==> job 4661 <==
Design dmc_top, start of the top module:
module dmc_top (
    input         clk_i,
    input         rst_n_i,
    input         start_i,
    input         read_i,
    input         write_i,
    input  [31:0] address_i,
    input  [31:0] data_i,
    output [31:0] data_o,
    output        ready_o,
    output        mem_read_o,
    output        mem_write_o,
    output [31:0] mem_address_o,
    output [31:0] mem_data_o,
    input  [31:0] mem_data_i
);
localparam BLOCK_SIZE = 32;
localparam NUM_OF_BLOCKS_PER_LINE = 4;
localparam NUM_OF_CACHE_LINES = 4;
localparam ADDRESS_SIZE = 32;
localparam LINE_SIZE = NUM_OF_BLOCKS_PER_LINE * BLOCK_SIZE;
wire hit, read_flush, read_fetch, write_flush, write_fetch;
wire cache_read, cache_write, cache_read_line, cache_write_line;
wire [BLOCK_SIZE - 1: 0]   data_from_cache, data_to_cache;
wire [ADDRESS_SIZE - 1: 0] address_from_cache, address_to_cache;
wire [LINE_SIZE - 1: 0]    line_from_cache, line_to_cache;
DMC_Controller #(.BLOCK_SIZE(BLOCK_SIZE), .NUM_OF_BLOCKS_PER_LINE(NUM_OF_BLOCKS_PER_LINE),
                 .NUM_OF_CACHE_LINES(NUM_OF_CACHE_LINES), .ADDRESS_SIZE(ADDRESS_SIZE)) controller (
    .clk_i(clk_i),
    .rst_n_i(rst_n_i),
    .write_i(write_i),
    .read_i(read_i),
    .hit_i(hit),
    .start_from_CPU_i(start_i),
    .read_flush_i(read_flush),
    .read_fetch_i(read_fetch),
    .write_flush_i(write_flush),
    .write_fetch_i(write_fetch),
    .address_from_CPU_i(address_i),
    .address_from_cache_i(address_from_cache),
    .data_from_CPU_i(data_i),
    .data_from_cache_i(data_from_cache),
    .data_from_memory_i(mem_data_i),
    .line_i(line_from_cache),
    .data_to_CPU_o(data_o),
    .data_to_cache_o(data_to_cache),
    .data_to_memory_o(mem_data_o),
    .line_o(line_to_cache),
    .address_to_cache_o(address_to_cache),
    .address_to_memory_o(mem_address_o),
    .ready_to_CPU_o(ready_o),
    .mem_read_o(mem_read_o),
    .mem_write_o(mem_write_o),
  ...
export LEC_CHECK = 0
export ABC_AREA = 1
export CAP_MARGIN = 10
export CORE_ASPECT_RATIO = 0.5
export CORE_MARGIN = 2
export CORE_UTILIZATION = 72
export CTS_CLUSTER_DIAMETER = 104
export CTS_CLUSTER_SIZE = 13
export HOLD_SLACK_MARGIN = -0.08
export MIN_ROUTING_LAYER = met1
export PLACE_DENSITY_LB_ADDON = 0.02
export SETUP_SLACK_MARGIN = 0.69
export SLEW_MARGIN = 30
export TNS_END_PERCENT = 40
create_clock -name core_clock -period 2.33 [get_ports {clk_i}]
run.sh (not shown) runs the stock make flow with config.mk's settings and CLKGATE_MAP_FILE=.
==> inputs of job 3816, as changes to job 4661 <==
==> flow/config.mk (replaced) <==
export PLATFORM = sky130hd
export DESIGN_NAME = dmc_top
export DESIGN_NICKNAME = dmc_top
export VERILOG_FILES = /design/flow/design.v
export SDC_FILE = /design/flow/constraint.sdc
export NUM_CORES = 4
export LEC_CHECK = 0
export CAP_MARGIN = 20
export CORE_MARGIN = 2
export CORE_UTILIZATION = 72
export CTS_CLUSTER_SIZE = 41
export PLACE_DENSITY = 0.36
export SETUP_SLACK_MARGIN = 0.68
export SLEW_MARGIN = 20
export TNS_END_PERCENT = 5
==> comparison table <==
	job 3816	job 4661
Status	complete, but fails checks	complete, but fails checks
Layout check failures	negative setup slack	negative setup slack
Worst Hold Path EP	controller.address_reg[28]	controller.data_from_CPU_reg[10]
Fraction of area in registers	65.3%	64.3%
Proportion of netlist area held by the largest area contributor	71.7%	70.6%
Netlist cell types	59	48
Final cell count without fillers	4560	6047
Layout Nets	3488	4953
Startpoint of the worst register-to-register path	cache.address_reg[2]	controller.block_count[0]
Worst Hold Margin	0.272 ns	0.258 ns
Area post-placement	63000 um^2	65100 um^2
Core area	78900 um^2	79600 um^2
Peak ir drop on the vdd network	0.831 mV	0.759 mV
Routed metal-1 wire length	53000 um	58900 um
Area of the chip	81700 um^2	83100 um^2
Area of all placed cells without fillers	69700 um^2	70800 um^2
HPWL after detailed placement	93000 um	114000 um
Pint	45800 uW	42900 uW
Number of setup violations in the final report	753	832

========
==> inputs of job 2617 <==
dmc_top again, from the RTL that the note above started with.
make LEC_CHECK=0 ABC_AREA=0 CAP_MARGIN=15 CELL_PAD_IN_SITES_DETAIL_PLACEMENT=1 CELL_PAD_IN_SITES_GLOBAL_PLACEMENT=0 CORE_ASPECT_RATIO=0.7 CORE_MARGIN=2 CORE_UTILIZATION=57 CTS_CLUSTER_DIAMETER=75 CTS_CLUSTER_SIZE=11 GPL_ROUTABILITY_DRIVEN=0 HOLD_SLACK_MARGIN=0.18 MIN_ROUTING_LAYER=met2 SETUP_SLACK_MARGIN=-0.5 SLEW_MARGIN=10 TNS_END_PERCENT=40 finish   # period 5.76 ns
==> inputs of job 6077, as changes to job 2617 <==
==> flow/config.mk (replaced) <==
export PLATFORM = sky130hd
export DESIGN_NAME = dmc_top
export DESIGN_NICKNAME = dmc_top
export VERILOG_FILES = /design/flow/design.v
export SDC_FILE = /design/flow/constraint.sdc
export NUM_CORES = 4
export LEC_CHECK = 0
export CAP_MARGIN = 20
export CORE_MARGIN = 2
export CORE_UTILIZATION = 57
export SETUP_SLACK_MARGIN = 0.71
export SLEW_MARGIN = 20
==> flow/constraint.sdc (replaced) <==
create_clock -name core_clock -period 4.03 [get_ports {clk_i}]
set_input_delay 0.8060 -clock core_clock [delete_from_list [all_inputs] [get_ports {clk_i}]]
set_output_delay 0.8060 -clock core_clock [all_outputs]
set_load 0.01 [all_outputs]
==> comparison table <==
| quantity | job 2617 | job 6077 |
|---|---|---|
| Status | no timing/DRC/antenna violations | no timing/DRC/antenna violations |
| Layout net count | 3280 | 3382 |
| Combinational power | 0.494 mW | 0.682 mW |
| Wire length of the first global-routing pass | 229000 µm | 208000 µm |
| Die Ht | 269 µm | 321 µm |
| Vias in the first global route | 45300 | 29600 |
| Final min period | 4750 ps | 3460 ps |
| Cell-internal power | 18.0 mW | 26.6 mW |
| Routed metal-1 wire length | 0 µm | 60200 µm |
| Endpoint required time on the critical path | 6160 ps | 4490 ps |
| Worst Hold Margin | 326 ps | 321 ps |
| Power consumed by sequential cells | 12.5 mW | 17.8 mW |
| Full die area | 103000 µm² | 103000 µm² |
| Met2 GRT Util | 50.7% | 46.0% |
| Number of OpenROAD warnings | 34 | 37 |
| Met3 track demand over resource | 64.5% | 6.64% |
| Routed length on met2 | 75300 µm | 73100 µm |
| Worst vdd rail ir drop | 0.000318 V | 0.000390 V |
| Share of total power consumed by net switching | 21.1% | 19.6% |
| Fillers | 8056 | 6427 |
| Power density relative to cell area | 344 nW/µm² | 484 nW/µm² |
| Average wire length per cell after detail routing | 34.3 µm | 32.4 µm |
| Crit-path max cell delay | 710 ps | 540 ps |
| Core region area | 99800 µm² | 99900 µm² |
| Vias | 38100 | 29700 |
| Number of cell instances on the worst register-to-register path | 8 | 13 |
No activity file was given, so power comes from the tool's default toggle rates.
